==> run Y: inputs <==
Design mac_16bit, start of the top module:
module mac_16bit(out_rounded,md,mr,clk,rst);
output reg [26:0] out_rounded;
input [15:0] md,mr;               
input clk,rst;
reg [15:0] MD,MR;
reg [39:0] acc;
wire [39:0] mult_out;
wire [17:0] PP0,PP1,PP2,PP3,PP4,PP5,PP6,PP7,PP8;
reg [31:0] PP0_reg,PP1_reg,PP2_reg,PP3_reg,PP4_reg,PP5_reg,PP6_reg,PP7_reg,PP8_reg;
wire [31:0] PP0_FULL,PP1_FULL,PP2_FULL,PP3_FULL,PP4_FULL,PP5_FULL,PP6_FULL,PP7_FULL,PP8_FULL;
wire [7:0] neg;
wire [31:0] sum0,carry0,sum1,carry1,sum2,carry2,sum3,carry3,sum4,carry4,sum5,carry5,sum6,carry6;
wire [39:0] new_acc;
reg [2:0] setup_count;
reg setup_completed;
reg [8:0] count;
generatePartialProducts PP(.PP0(PP0),.PP1(PP1),.PP2(PP2),.PP3(PP3),.PP4(PP4),.PP5(PP5),.PP6(PP6),.PP7(PP7),.PP8(PP8),.neg(neg),.MD(MD),.MR(MR));
genvar i;
assign PP0_FULL[16:0] = PP0;
for(i=31; i>16; i=i-1) begin
  assign PP0_FULL[i] = PP0_FULL[16];
end
assign PP1_FULL[18:2] = PP1;
for(i=31; i>18; i=i-1) begin
  assign PP1_FULL[i] = PP1_FULL[18];
end
  ...
Settings: LEC_CHECK=0, ABC_AREA=1, CAP_MARGIN=20, CELL_PAD_IN_SITES_GLOBAL_PLACEMENT=1, CORE_ASPECT_RATIO=1.05, CORE_MARGIN=2, CORE_UTILIZATION=40, CTS_CLUSTER_SIZE=26, GPL_ROUTABILITY_DRIVEN=0, GPL_TIMING_DRIVEN=0, HOLD_SLACK_MARGIN=0.22, MAX_ROUTING_LAYER=met5, SETUP_SLACK_MARGIN=0.14, SLEW_MARGIN=5, TNS_END_PERCENT=75; clock period 9.72 ns.
run.sh (not shown) runs the stock make flow with config.mk's settings and CLKGATE_MAP_FILE=.
==> run R: changes against run Y <==
Settings changed: ABC_AREA 1 to not set, CELL_PAD_IN_SITES_GLOBAL_PLACEMENT 1 to not set, CORE_ASPECT_RATIO 1.05 to not set, CORE_UTILIZATION 40 to 66, CTS_CLUSTER_SIZE 26 to not set, GPL_ROUTABILITY_DRIVEN 0 to not set, GPL_TIMING_DRIVEN 0 to not set, HOLD_SLACK_MARGIN 0.22 to not set, MAX_ROUTING_LAYER met5 to not set, SETUP_SLACK_MARGIN 0.14 to not set, SLEW_MARGIN 5 to 20, TNS_END_PERCENT 75 to not set.
==> flow/constraint.sdc (replaced) <==
create_clock -name core_clock -period 3.45 [get_ports {clk}]
set_input_delay 0.6900 -clock core_clock [delete_from_list [all_inputs] [get_ports {clk}]]
set_output_delay 0.6900 -clock core_clock [all_outputs]
set_load 0.01 [all_outputs]
==> run H: changes against run Y <==
Settings changed: ABC_AREA 1 to not set, CAP_MARGIN 20 to 40, CELL_PAD_IN_SITES_GLOBAL_PLACEMENT 1 to not set, CORE_ASPECT_RATIO 1.05 to not set, CORE_UTILIZATION 40 to 72, CTS_CLUSTER_SIZE 26 to 15, GPL_ROUTABILITY_DRIVEN 0 to not set, GPL_TIMING_DRIVEN 0 to not set, HOLD_SLACK_MARGIN 0.22 to -0.1, MAX_ROUTING_LAYER met5 to not set, SETUP_SLACK_MARGIN 0.14 to -0.32, SLEW_MARGIN 5 to 20, TNS_END_PERCENT 75 to not set.
==> flow/constraint.sdc (replaced) <==
create_clock -name core_clock -period 3.28 [get_ports {clk}]
set_input_delay 0.6560 -clock core_clock [delete_from_list [all_inputs] [get_ports {clk}]]
set_output_delay 0.6560 -clock core_clock [all_outputs]
set_load 0.01 [all_outputs]
==> notes <==
Run Y ran to the end with no violations. Run H ran to the end with violations: negative setup slack. Run R reached the layout checks and failed them: negative setup slack.
Of run H and run R, run H has the higher global-route usage (gap 9.1 points).
Against run Y, the sequential share of layout area of run H is lower by 2.2 points.
The lowest routed wire length belongs to run R, the highest to run H.
Core utilization, lowest first: run Y, run R, run H.
The highest final cell count belongs to run Y, the lowest to run H.
Against run H, the worst hold slack of run R is worse by 0.0038 ns.
Between run R and run Y, the lower critical path depth is in run Y (gap 1).
Of run Y and run H, run H has the higher non-clock buffer count (gap 136).
Clock-buffer cell count: run H is lower than run Y (7).
==> figures <==
| item | run H | run R | run Y |
|---|---|---|---|
| Leading cell type by number of instances after synthesis | nand2_1 | nand2_1 | inv_1 |
| Fillcell total | 1,272 | 2,001 | 5,021 |
| Count of H-tree levels built during CTS | 1 | 1 | 2 |
| FA/HA/MAJ Cells, Area Fraction | 23.67% | 23.67% | 24.18% |
| CP Buf/Inv Count | 2 | 3 | 6 |
| Final setup violating endpoints | 47 | 33 | 0 |
| Quantity of gates resized following cts | 109 | 77 | 0 |
| Tightest Pin Transition | 1.023 ns | 0.9636 ns | 1.097 ns |
| Number of antenna violations at the first check in global routing | 5 | 0 | 1 |
| Total wirelength of the detailed-routed design | 72,210 microns | 57,110 microns | 68,630 microns |
| DP Area | 0.02295 sq mm | 0.02290 sq mm | 0.02135 sq mm |
| Wire length on met2 | 32,460 microns | 27,450 microns | 31,990 microns |
| Num rows | 61 | 64 | 83 |
| Signal inverters | 264 | 264 | 403 |
| Maximum single-stage delay on the critical path | 0.63 ns | 0.57 ns | 0.85 ns |
| Count of vias placed by the detailed router | 20,840 | 18,690 | 16,780 |
| Outcome | failed layout checks | failed layout checks | no timing/DRC/antenna violations |
| Reasons for failing layout checks | negative setup slack | negative setup slack | - |
| Met1 layer usage reported by global route | 51.51% | 47.10% | 35.88% |
| Largest net degree at the start of global routing | 72 | 70 | 13 |
| Cell variety after synth | 69 | 69 | 53 |
| FF/Latch Area | 0.005151 sq mm | 0.005152 sq mm | 0.005125 sq mm |

---

==> build 37 <==
mac_16bit again, from the RTL that the note above started with.
clock: 5.17 ns
lec_check: 0
abc_area: 1
cap_margin: 20
cell_pad_in_sites_global_placement: 0
core_aspect_ratio: 0.74
core_margin: 2
core_utilization: 71
cts_cluster_diameter: 215
gpl_routability_driven: 0
min_routing_layer: met1
place_density_lb_addon: 0.01
slew_margin: 20
tns_end_percent: 70
==> build 88: changes against build 37 <==
- ABC_AREA: 1 -> unset
- CELL_PAD_IN_SITES_GLOBAL_PLACEMENT: 0 -> unset
- CORE_ASPECT_RATIO: 0.74 -> 0.89
- CORE_UTILIZATION: 71 -> 72
- CTS_CLUSTER_DIAMETER: 215 -> unset
- CTS_CLUSTER_SIZE: unset -> 31
- GPL_ROUTABILITY_DRIVEN: 0 -> unset
- MIN_ROUTING_LAYER: met1 -> unset
- PLACE_DENSITY_LB_ADDON: 0.01 -> 0.0
- SETUP_SLACK_MARGIN: unset -> -0.38
- TNS_END_PERCENT: 70 -> unset
==> flow/constraint.sdc (replaced) <==
create_clock -name core_clock -period 5.44 [get_ports {clk}]
set_input_delay 1.0880 -clock core_clock [delete_from_list [all_inputs] [get_ports {clk}]]
set_output_delay 1.0880 -clock core_clock [all_outputs]
set_load 0.01 [all_outputs]
==> build 29: changes against build 37 <==
- ABC_AREA: 1 -> unset
- CELL_PAD_IN_SITES_GLOBAL_PLACEMENT: 0 -> unset
- CORE_ASPECT_RATIO: 0.74 -> unset
- CORE_UTILIZATION: 71 -> 72
- CTS_CLUSTER_DIAMETER: 215 -> unset
- CTS_CLUSTER_SIZE: unset -> 77
- GPL_ROUTABILITY_DRIVEN: 0 -> unset
- MIN_ROUTING_LAYER: met1 -> unset
- PLACE_DENSITY_LB_ADDON: 0.01 -> 0.0
- SETUP_SLACK_MARGIN: unset -> 1.8
- TNS_END_PERCENT: 70 -> unset
==> flow/constraint.sdc (replaced) <==
create_clock -name core_clock -period 6.4 [get_ports {clk}]
set_input_delay 1.2800 -clock core_clock [delete_from_list [all_inputs] [get_ports {clk}]]
set_output_delay 1.2800 -clock core_clock [all_outputs]
set_load 0.01 [all_outputs]
==> trial 42: changes against build 37 <==
- CELL_PAD_IN_SITES_GLOBAL_PLACEMENT: 0 -> unset
- CORE_ASPECT_RATIO: 0.74 -> 1.05
- CORE_UTILIZATION: 71 -> 40
- CTS_CLUSTER_DIAMETER: 215 -> unset
- CTS_CLUSTER_SIZE: unset -> 26
- GPL_ROUTABILITY_DRIVEN: 0 -> unset
- GPL_TIMING_DRIVEN: unset -> 0
- MAX_ROUTING_LAYER: unset -> met5
- MIN_ROUTING_LAYER: met1 -> unset
- PLACE_DENSITY_LB_ADDON: 0.01 -> unset
- SETUP_SLACK_MARGIN: unset -> 0.91
- TNS_END_PERCENT: 70 -> 75
==> flow/constraint.sdc (replaced) <==
create_clock -name core_clock -period 9.72 [get_ports {clk}]
set_input_delay 1.9440 -clock core_clock [delete_from_list [all_inputs] [get_ports {clk}]]
set_output_delay 1.9440 -clock core_clock [all_outputs]
set_load 0.01 [all_outputs]
==> results.sh <==
# flow metrics
export IMPL_status="failed layout checks"
export IMPL_failed_layout_checks="setup timing"
export IMPL_final_critical_path_setup_slack_ps=-1200
export IMPL_cts_post_setup_buffers_inserted=11
export IMPL_mi_logic_area_um2=14000
export IMPL_grt_pass1_wl_um=90200
export IMPL_row_count=58
export IMPL_clock_latency_late_pin_ps=590
export IMPL_setup_viol=27
export IMPL_pre_cts_ws_ps=-1350
That was build 88.
==> results.sh <==
# flow metrics
export IMPL_status="failed layout checks"
export IMPL_failed_layout_checks="setup timing"
export IMPL_pre_cts_ws_ps=-370
export IMPL_setup_viol=10
export IMPL_largest_class="multi-input combinational cells"
export IMPL_max_freq_mhz=148
export IMPL_max_slew_worst_pin_slew_ps=961
export IMPL_postLayoutCoreUtil_pct=84.7
export IMPL_clock_latency_late_pin_ps=590
export IMPL_grt_pass1_wl_um=89400
export IMPL_final_critical_path_setup_slack_ps=-378
export IMPL_mi_logic_area_um2=14300
export IMPL_row_count=61
export IMPL_timing_final_crit_period_ps=6780
export IMPL_post_synth_mux_area_share_pct=1.39
That was build 29.
==> results.sh <==
# flow metrics
export IMPL_status="failed layout checks"
export IMPL_failed_layout_checks="setup timing"
export IMPL_fp_dieArea_um2=29500
export IMPL_cts_post_setup_buffers_inserted=7
export IMPL_row_count=52
export IMPL_final_critical_path_setup_slack_ps=-876
export IMPL_grt_pass1_wl_um=91800
export IMPL_totalWireLength_um=59700
export IMPL_pre_cts_ws_ps=-700
export IMPL_setup_viol=26
export IMPL_mi_logic_area_um2=13800
export IMPL_tns_ps=-16400
export IMPL_clock_latency_late_pin_ps=580
That was build 37.
==> results.sh <==
# flow metrics
export IMPL_setup_viol=0
export IMPL_grt_pass1_wl_um=98500
export IMPL_final_critical_path_setup_slack_ps=2700
export IMPL_row_count=83
export IMPL_largest_net_degree_at_the_start_of_global_routing=15
export IMPL_clock_latency_late_pin_ps=570
export IMPL_layout_sequential_cells=256
export IMPL_routabilityCongestion=0.941
export IMPL_cp_data_required_time_ps=10160
export IMPL_largest_class="multi-input combinational cells"
export IMPL_status="no timing/DRC/antenna violations"
export IMPL_mi_logic_area_um2=12800
export IMPL_layout_buffer_nonclock_area_share_pct=5.10
That was trial 42.
